build 32:
Design booth_walloc, start of the top module:
module booth_walloc# (parameter COMPUTER_WIDTH=32,parameter WIDTH =COMPUTER_WIDTH+2)
(
  input               clk           ,
  input               reset         ,
  input  [COMPUTER_WIDTH:0] src1,
  input  [COMPUTER_WIDTH:0] src2,
  input         in_valid,
  output reg    in_ready,
  output reg    out_valid,
  output [COMPUTER_WIDTH*2-1:0] result
);
==> flow/config.mk <==
export PLATFORM = sky130hd
export DESIGN_NAME = booth_walloc
export DESIGN_NICKNAME = booth_walloc
export VERILOG_FILES = /design/flow/design.v
export SDC_FILE = /design/flow/constraint.sdc
export NUM_CORES = 4
export LEC_CHECK = 0
export CAP_MARGIN = 20
export CORE_MARGIN = 2
export CORE_UTILIZATION = 46
export CTS_CLUSTER_DIAMETER = 228
export CTS_CLUSTER_SIZE = 100
export PLACE_DENSITY_LB_ADDON = 0.24
export SLEW_MARGIN = 20
==> flow/constraint.sdc <==
create_clock -name core_clock -period 7.5 [get_ports {clk}]
set_input_delay 1.5000 -clock core_clock [delete_from_list [all_inputs] [get_ports {clk}]]
set_output_delay 1.5000 -clock core_clock [all_outputs]
set_load 0.01 [all_outputs]
run.sh (not shown) runs the stock make flow with config.mk's settings and CLKGATE_MAP_FILE=.
In summary, build 32 completed successfully, with a layout that passed the timing, DRC and antenna checks.
The following lists how build 96 was set up differently from build 32:
Settings: swapping 100 for 62 in CTS_CLUSTER_SIZE; clearing CTS_CLUSTER_DIAMETER, which used to be 228; clearing PLACE_DENSITY_LB_ADDON, which used to be 0.24; swapping 46 for 52 in CORE_UTILIZATION; swapping 7.5 for 6.75 in the clock period (ns, I/O delays scaled along).
## What came out
- On portion of the clock cycle consumed by the worst path in the final layout: between build 96 and build 32, it ends up lower for build 32.
- In build 96 the total half-perimeter wirelength after legalization and detailed placement turned out 2700 um higher than in build 32.
- Summary of build 96 over build 32: die size now smaller; combinational power now larger; area growth from synthesis to final layout now larger; total global routing track utilization now larger; length of routed met2 wiring comparable.
- Build 96 -> build 32: fraction of area in registers flat
Inputs modified between build 96 and build 97:
Settings: CORE_UTILIZATION: 52 -> 11; CTS_CLUSTER_SIZE: 62 -> unset; the clock period (ns, I/O delays scaled along): 6.75 -> 10.2.
### Flow results
Post-layout instance area ends up higher on build 97. Going from build 96 to build 97, die area grew by more than 100%. Per the comparison of build 97 with build 96, fraction of area in multi-input gates dropped 6.2 points, transition time at the pin with the least slew margin now smaller, fraction of power consumed by sequential logic down 1.4 points. Row number of antenna violations at the first check in global routing: build 97 higher / build 96 lower. The lower total met3 wirelength after detailed routing of build 96 and build 97 is in build 97. From build 96 to build 97 the numbers moved as follows: wire length of the first global-routing pass saw an increase; final cell count without fillers went up. Build 97 gives more floorplan die height than build 96 did.
For build 45, these inputs were changed with respect to build 97:
Settings: setting TNS_END_PERCENT to 70 for the first time; changing CORE_UTILIZATION from 11 to 70; setting MAX_ROUTING_LAYER to met4 for the first time; setting CTS_CLUSTER_SIZE to 53 for the first time; changing the clock period (ns, I/O delays scaled along) from 10.2 to 5.17.
[summary]
Sort build 45 and build 97 by layout overhead on the synthesized area, descending, and build 97 comes first. From build 97 to build 45, sequential cell count did not move at all. Compared build 97 against build 45; final clock skew within noise. Post-route standard cell area excluding fillers is lower on build 45. Of build 45 and build 97, the lower buffering overhead belongs to build 97. Measured slew at the worst slew-check pin was higher in build 97 than in build 45. Build 45 vs build 97: portion of the clock cycle consumed by the worst path in the final layout up in build 45. Ran to the end and failed final checks on setup timing: build 45. Build 45 vs build 97, slack of the critical path went down by 2.80 ns. In the reports for build 45 and build 97, the smaller leakage dissipation belongs to build 97. Per the comparison of build 45 with build 97, global-route wire length before repair shrank by about 9%; routed wire length shrank by 12%.

========
booth_walloc again, from the RTL that the note above started with.
clock: 4.65 ns
lec_check: 0
abc_area: 1
cap_margin: 20
core_aspect_ratio: 0.5
core_margin: 2
core_utilization: 19
cts_cluster_diameter: 189
cts_cluster_size: 41
gpl_routability_driven: 0
max_routing_layer: met5
min_routing_layer: met1
place_density_lb_addon: 0.28
setup_slack_margin: -0.46
slew_margin: 20
tns_end_percent: 40
The baseline finished but fails on negative setup slack.
Change:
ABC_AREA = not set   (was 1)
CORE_ASPECT_RATIO = not set   (was 0.5)
CORE_UTILIZATION = 54   (was 19)
CTS_CLUSTER_DIAMETER = not set   (was 189)
CTS_CLUSTER_SIZE = not set   (was 41)
GPL_ROUTABILITY_DRIVEN = not set   (was 0)
MAX_ROUTING_LAYER = not set   (was met5)
MIN_ROUTING_LAYER = not set   (was met1)
PLACE_DENSITY_LB_ADDON = not set   (was 0.28)
SETUP_SLACK_MARGIN = not set   (was -0.46)
TNS_END_PERCENT = not set   (was 40)
clock period = 6.67 ns   (was 4.65 ns; I/O delays follow)
This time the run went through all stages and came out clean.
Cell area went down by 20%.
Wire length went down by 33%.
Worst hold slack improves by 0.23 ns.
Setup slack improves by 0.80 ns.
Combinational power went down by 40%.
Sequential power went down by 31%.
First-iteration DRC count went down by 26%.
Final cell count went down by 37%.
Count of clock-buffer cells in the layout went down by 3.
Change:
CORE_UTILIZATION = 40   (was 54)
Synthesized area is unchanged.
Routed wire length rose by a few percent.
Cell count came out higher by a few percent.
Clock skew increases by 0.0075 ns.
Combinational power is about the same.
Non-clock buffer count climbs by 20.
Power increases slightly.
Die area rises by a quarter to a third.
Change:
CORE_UTILIZATION = 65   (was 40)
CTS_CLUSTER_DIAMETER = 228   (was not set)
CTS_CLUSTER_SIZE = 100   (was not set)
clock period = 7.5 ns   (was 6.67 ns; I/O delays follow)
What happened: Cell count fell by roughly a tenth. Critical path depth fell by 1. Via count rose slightly. Cell area fell by a few percent.
Change:
CELL_PAD_IN_SITES_DETAIL_PLACEMENT = 2   (was not set)
CORE_MARGIN = 5   (was 2)
CORE_UTILIZATION = 40   (was 65)
CTS_CLUSTER_DIAMETER = not set   (was 228)
CTS_CLUSTER_SIZE = not set   (was 100)
GPL_ROUTABILITY_DRIVEN = 0   (was not set)
Result:
- The changed run produced a clean layout
- maximum frequency falls by a few percent
- global-route usage came out lower by 1.3 points
- worst setup slack loses 0.45 ns
Change:
CAP_MARGIN = 25   (was 20)
CELL_PAD_IN_SITES_DETAIL_PLACEMENT = not set   (was 2)
CORE_MARGIN = 2   (was 5)
CTS_CLUSTER_DIAMETER = 306   (was not set)
GPL_ROUTABILITY_DRIVEN = not set   (was 0)
TNS_END_PERCENT = 25   (was not set)
Die size goes down by 3.6%.
Cell area hardly moves.
Via count goes down by 18%.
Global-route usage goes down by 13 points.
Fmax goes up by about 8%.
Worst hold slack gains 0.095 ns.
Area after synthesis is unchanged.
Flip-flop count does not change.
Worst setup slack gains 0.56 ns.
Utilization is about the same.

========
Starting RTL as in the previous note.
clock: 5.06 ns
lec_check: 0
cap_margin: 25
cell_pad_in_sites_detail_placement: 2
core_aspect_ratio: 0.55
core_margin: 5
core_utilization: 40
cts_cluster_diameter: 199
gpl_routability_driven: 0
gpl_timing_driven: 0
max_routing_layer: met4
setup_slack_margin: 0.87
slew_margin: 40
tns_end_percent: 15
The baseline ended with an error in 5_1_grt, error GRT-0232.
Edit:
Settings changed: CTS_CLUSTER_DIAMETER 199 to 306, SETUP_SLACK_MARGIN 0.87 to -0.41.
Outcome: The new run ended with an error in 5_1_grt, error ODB-0269; die size does not change; area after synthesis does not change; synthesized cell count is unchanged.
Edit:
Settings changed: CAP_MARGIN 25 to 20, CELL_PAD_IN_SITES_DETAIL_PLACEMENT 2 to not set, CORE_ASPECT_RATIO 0.55 to not set, CORE_MARGIN 5 to 2, CORE_UTILIZATION 40 to 59, CTS_CLUSTER_DIAMETER 306 to not set, GPL_ROUTABILITY_DRIVEN 0 to not set, GPL_TIMING_DRIVEN 0 to not set, MAX_ROUTING_LAYER met4 to not set, SETUP_SLACK_MARGIN -0.41 to not set, SLEW_MARGIN 40 to 20, TNS_END_PERCENT 15 to 10.
Clock period 5.06 ns to 4.59 ns, I/O delays scaled along.
Effect: The changed run finished but fails on negative setup slack. Synthesized cell count is unchanged. Synthesized area is unchanged. Die size is lower by 34%.
Edit:
Settings changed: CORE_ASPECT_RATIO set to 0.5, CORE_UTILIZATION 59 to 56, CTS_CLUSTER_DIAMETER set to 228, CTS_CLUSTER_SIZE set to 100.
Clock period 4.59 ns to 7.5 ns, I/O delays scaled along.
With this change the flow passed the timing, DRC and antenna checks; clock skew went down by 0.0073 ns; final area drops by 16%; wire length fell by 2.1%; area after synthesis is unchanged; power shrinks by 42%; utilization is lower by 15 points; hold slack loses 0.042 ns.

========
The RTL this note starts from:
==> flow/design.v <==
module booth_sel(
  input [2:0] src,
  output [3:0] sel
);
wire y_add,y,y_sub;
wire sel_negative,sel_double_negative,sel_positive,sel_double_positive;
assign {y_add,y,y_sub} = src;
assign sel_negative =  y_add & (y & ~y_sub | ~y & y_sub);
assign sel_positive = ~y_add & (y & ~y_sub | ~y & y_sub);
assign sel_double_negative =  y_add & ~y & ~y_sub;
assign sel_double_positive = ~y_add &  y &  y_sub;
assign sel={sel_negative,sel_positive,sel_double_negative,sel_double_positive};
endmodule
module booth_result_sel(
  input [3:0] sel,
  input [1:0] src,
  output      p 
);
wire x,x_sub;
wire sel_negative,sel_double_negative,sel_positive,sel_double_positive;
assign {sel_negative,sel_positive,sel_double_negative,sel_double_positive}=sel;
assign {x,x_sub} =src;
assign p = ~(~(sel_negative & ~x) & ~(sel_double_negative & ~x_sub) 
           & ~(sel_positive & x ) & ~(sel_double_positive &  x_sub));
endmodule
module booth_partial
#(
    parameter WIDTH = 34
)
(
  input [2*WIDTH-1:0]  x_src,
  input [2:0] y_src,
  output [2*WIDTH-1:0]   p_result,
  output                cout 
);
wire y_add,y,y_sub;
assign {y_add,y,y_sub} = y_src;
wire [3:0] sel;
wire sel_negative,sel_double_negative,sel_positive,sel_double_positive;
assign {sel_negative,sel_positive,sel_double_negative,sel_double_positive}=sel;
assign cout=sel_negative || sel_double_negative;
booth_sel booth_sel(
    .src    (y_src),
    .sel    (sel)
);
booth_result_sel partial0(.sel (sel), .src ({x_src[0],1'b0}), .p (p_result[0]));
genvar x;
generate for ( x =1;x<WIDTH*2;x=x+1) begin : gen_partial
    booth_result_sel partial(.sel (sel), .src (x_src[x:x-1]), .p (p_result[x]));
end endgenerate
endmodule
module switch_17x68bits(
   input [1155:0] part_group,
      output [1155:0] sw_group
);
wire [67:0] po16,po15,po14,po13,po12,po11,po10,po09,po08,po07,po06,po05,po04,po03,po02,po01,po00;
assign {po16,po15,po14,po13,po12,po11,po10,po09,po08,po07,po06,po05,po04,po03,po02,po01,po00} = part_group;
genvar x;
generate for ( x =0;x<68;x=x+1) begin : gen_switch
    assign sw_group[(x+1)*17-1:x*17] = {po16[x],po15[x],po14[x],po13[x],po12[x],po11[x],po10[x],po09[x],
                                     po08[x],po07[x],po06[x],po05[x],po04[x],po03[x],po02[x],po01[x],po00[x]};
end endgenerate
endmodule
module walloc_17bits(
    input [16:0] src_in,
    input [13:0]  cin,
    output [13:0] cout_group,
    output      cout,s
);
wire [13:0] c;
wire [4:0] first_s;
csa csa0 (.in (src_in[16:14]), .cout (c[4]), .s (first_s[4]) );
csa csa1 (.in (src_in[13:11]), .cout (c[3]), .s (first_s[3]) );
csa csa2 (.in (src_in[10:08]), .cout (c[2]), .s (first_s[2]) );
csa csa3 (.in (src_in[07:05]), .cout (c[1]), .s (first_s[1]) );
csa csa4 (.in (src_in[04:02]), .cout (c[0]), .s (first_s[0]) );
wire [3:0] secnod_s;
csa csa5 (.in ({first_s[4:2]}             ), .cout (c[8]), .s (secnod_s[3]));
csa csa6 (.in ({first_s[1:0],src_in[1]}   ), .cout (c[7]), .s (secnod_s[2]));
csa csa7 (.in ({src_in[0],cin[4:3]}       ), .cout (c[6]), .s (secnod_s[1]));
csa csa8 (.in ({cin[2:0]}                 ), .cout (c[5]), .s (secnod_s[0]));
wire [1:0] thrid_s;
csa csa9 (.in (secnod_s[3:1]          ), .cout (c[10]), .s (thrid_s[1]));
csa csaA (.in ({secnod_s[0],cin[6:5]} ), .cout (c[09]), .s (thrid_s[0]));
wire [1:0] fourth_s;
csa csaB (.in ({thrid_s[1:0],cin[10]} ),  .cout (c[12]), .s (fourth_s[1]));
csa csaC (.in ({cin[9:7]             }),  .cout (c[11]), .s (fourth_s[0]));
wire fifth_s;
csa csaD (.in ({fourth_s[1:0],cin[11]}),  .cout (c[13]), .s (fifth_s));
csa csaE (.in ({fifth_s,cin[13:12]}   ),  .cout (cout),  .s  (s));
assign cout_group = c;
endmodule
module csa(
  input [2:0] in,
  output cout,s
);
wire a,b,cin;
assign a=in[2];
assign b=in[1];
assign cin=in[0];
assign s = a ^ b ^ cin;
assign cout = a & b | b & cin | a & cin;
endmodule
module booth_walloc# (parameter COMPUTER_WIDTH=32,parameter WIDTH =COMPUTER_WIDTH+2)
(
  input               clk           ,
  input               reset         ,
  input  [COMPUTER_WIDTH:0] src1,
  input  [COMPUTER_WIDTH:0] src2,
  input         in_valid,
  output reg    in_ready,
  output reg    out_valid,
  output [COMPUTER_WIDTH*2-1:0] result
);
reg [WIDTH-1:0] multiplier;
reg [WIDTH*2-1:0] multiplicand;
reg first_doing;
wire ready_to_doing;
assign ready_to_doing = in_ready && in_valid;
always@(posedge clk ) begin
      if (reset ) begin
        in_ready <=1'b0;
      end
      else begin
        in_ready<=1'b1;
      end
      if (ready_to_doing) begin
        first_doing<=1'b1;
      end
      else begin
        first_doing <= 1'b0;
      end
      out_valid <= first_doing;
end
always @(posedge clk ) begin
  if (ready_to_doing) begin
    multiplicand <= {{WIDTH{src1[COMPUTER_WIDTH]}},src1};
    multiplier <= {src2[COMPUTER_WIDTH],src2};
  end
end
wire [1155:0] part_group;
wire [16:0]   part_cout;
booth_partial part0 (.x_src (multiplicand), .y_src({multiplier[1:0],1'b0}), 
                        .p_result (part_group[67:0]), .cout(part_cout[0]));
genvar x;
generate for ( x =1;x<17;x=x+1) begin : gen_walloc_partial
booth_partial part (
                    .x_src ({multiplicand[2*WIDTH-1-2*x:0],
                    {2*x{1'b0}}}), 
                    .y_src({multiplier[(x+1)*2-1:x*2-1]}), 
                    .p_result (part_group[(x+1)*68-1:x*68]), .cout(part_cout[x]));
end endgenerate
wire [1155:0] swo_group; 
switch_17x68bits switch (.part_group (part_group), .sw_group (swo_group));
wire [937:0] wt_cout; 
wire [66:0]  wt_c;
wire [67:0]  wt_s;
walloc_17bits walloc00 (.src_in (swo_group[16:0]), .cin({part_cout[13:0]}), 
                    .cout_group (wt_cout[13:0]),  .cout(wt_c[0]), .s (wt_s[0]));
genvar y;
generate for ( y =1;y<67;y=y+1) begin : gen_walloc
walloc_17bits walloc  (.src_in (swo_group[(y+1)*17-1:y*17]), .cin({wt_cout[y*14-1:(y-1)*14]}), 
                    .cout_group (wt_cout[(y+1)*14-1:y*14]),  .cout(wt_c[y]), .s (wt_s[y]));
end endgenerate
walloc_17bits walloc67(.src_in (swo_group[1155:1139]), .cin({wt_cout[937:924]}), 
                    .cout_group (),  .cout(), .s (wt_s[67]));
reg [67:0] wt_s_buf,wt_c_buf;
reg  part_next_highest_bit;
always@(posedge clk ) begin
  if (first_doing) begin
    wt_c_buf <= {wt_c,part_cout[14]};
    wt_s_buf <= {wt_s};
    part_next_highest_bit <= part_cout[15];
  end
end
wire [WIDTH*2-1:0] adder_a;
wire [WIDTH*2-1:0] adder_b;
wire              adder_cin;
wire [WIDTH*2-1:0] adder_result;
wire        adder_cout;
assign adder_a   = wt_c_buf;
assign adder_b   = wt_s_buf;
assign adder_cin = part_next_highest_bit;
assign {adder_cout, adder_result} = adder_a + adder_b + {{WIDTH*2-2{1'b0}},adder_cin};
assign result = adder_result[COMPUTER_WIDTH*2-1:0];
endmodule
Settings: LEC_CHECK=0, ABC_AREA=1, CAP_MARGIN=20, CORE_ASPECT_RATIO=1.64, CORE_MARGIN=2, CORE_UTILIZATION=68, CTS_CLUSTER_DIAMETER=346, CTS_CLUSTER_SIZE=37, GPL_ROUTABILITY_DRIVEN=0, MAX_ROUTING_LAYER=met5, MIN_ROUTING_LAYER=met1, SLEW_MARGIN=20, TNS_END_PERCENT=5; clock period 3.89 ns.
The first run never finished: it broke off in global routing.
Rerun with:
Settings changed: CORE_ASPECT_RATIO 1.64 to 1.02, CORE_UTILIZATION 68 to 70, PLACE_DENSITY from default to 0.65.
=> The new run died in global routing. Die area falls by 2.9%. Synthesized cell count stays the same. Synthesized area is unchanged.
Rerun with:
Settings changed: ABC_AREA 1 to default, CORE_ASPECT_RATIO 1.02 to default, CORE_UTILIZATION 70 to 56, CTS_CLUSTER_DIAMETER 346 to default, CTS_CLUSTER_SIZE 37 to 62, GPL_ROUTABILITY_DRIVEN 0 to default, MAX_ROUTING_LAYER met5 to default, MIN_ROUTING_LAYER met1 to default, PLACE_DENSITY 0.65 to default.
Clock period 3.89 ns to 6.4 ns, I/O delays scaled along.
The new run passed the timing, DRC and antenna checks.
Synthesized area climbs slightly.
Die area climbs by a quarter to a third.
Synthesized cell count drops by roughly a tenth.
Power figures rest on the tool's default switching activity, not on a simulated workload.
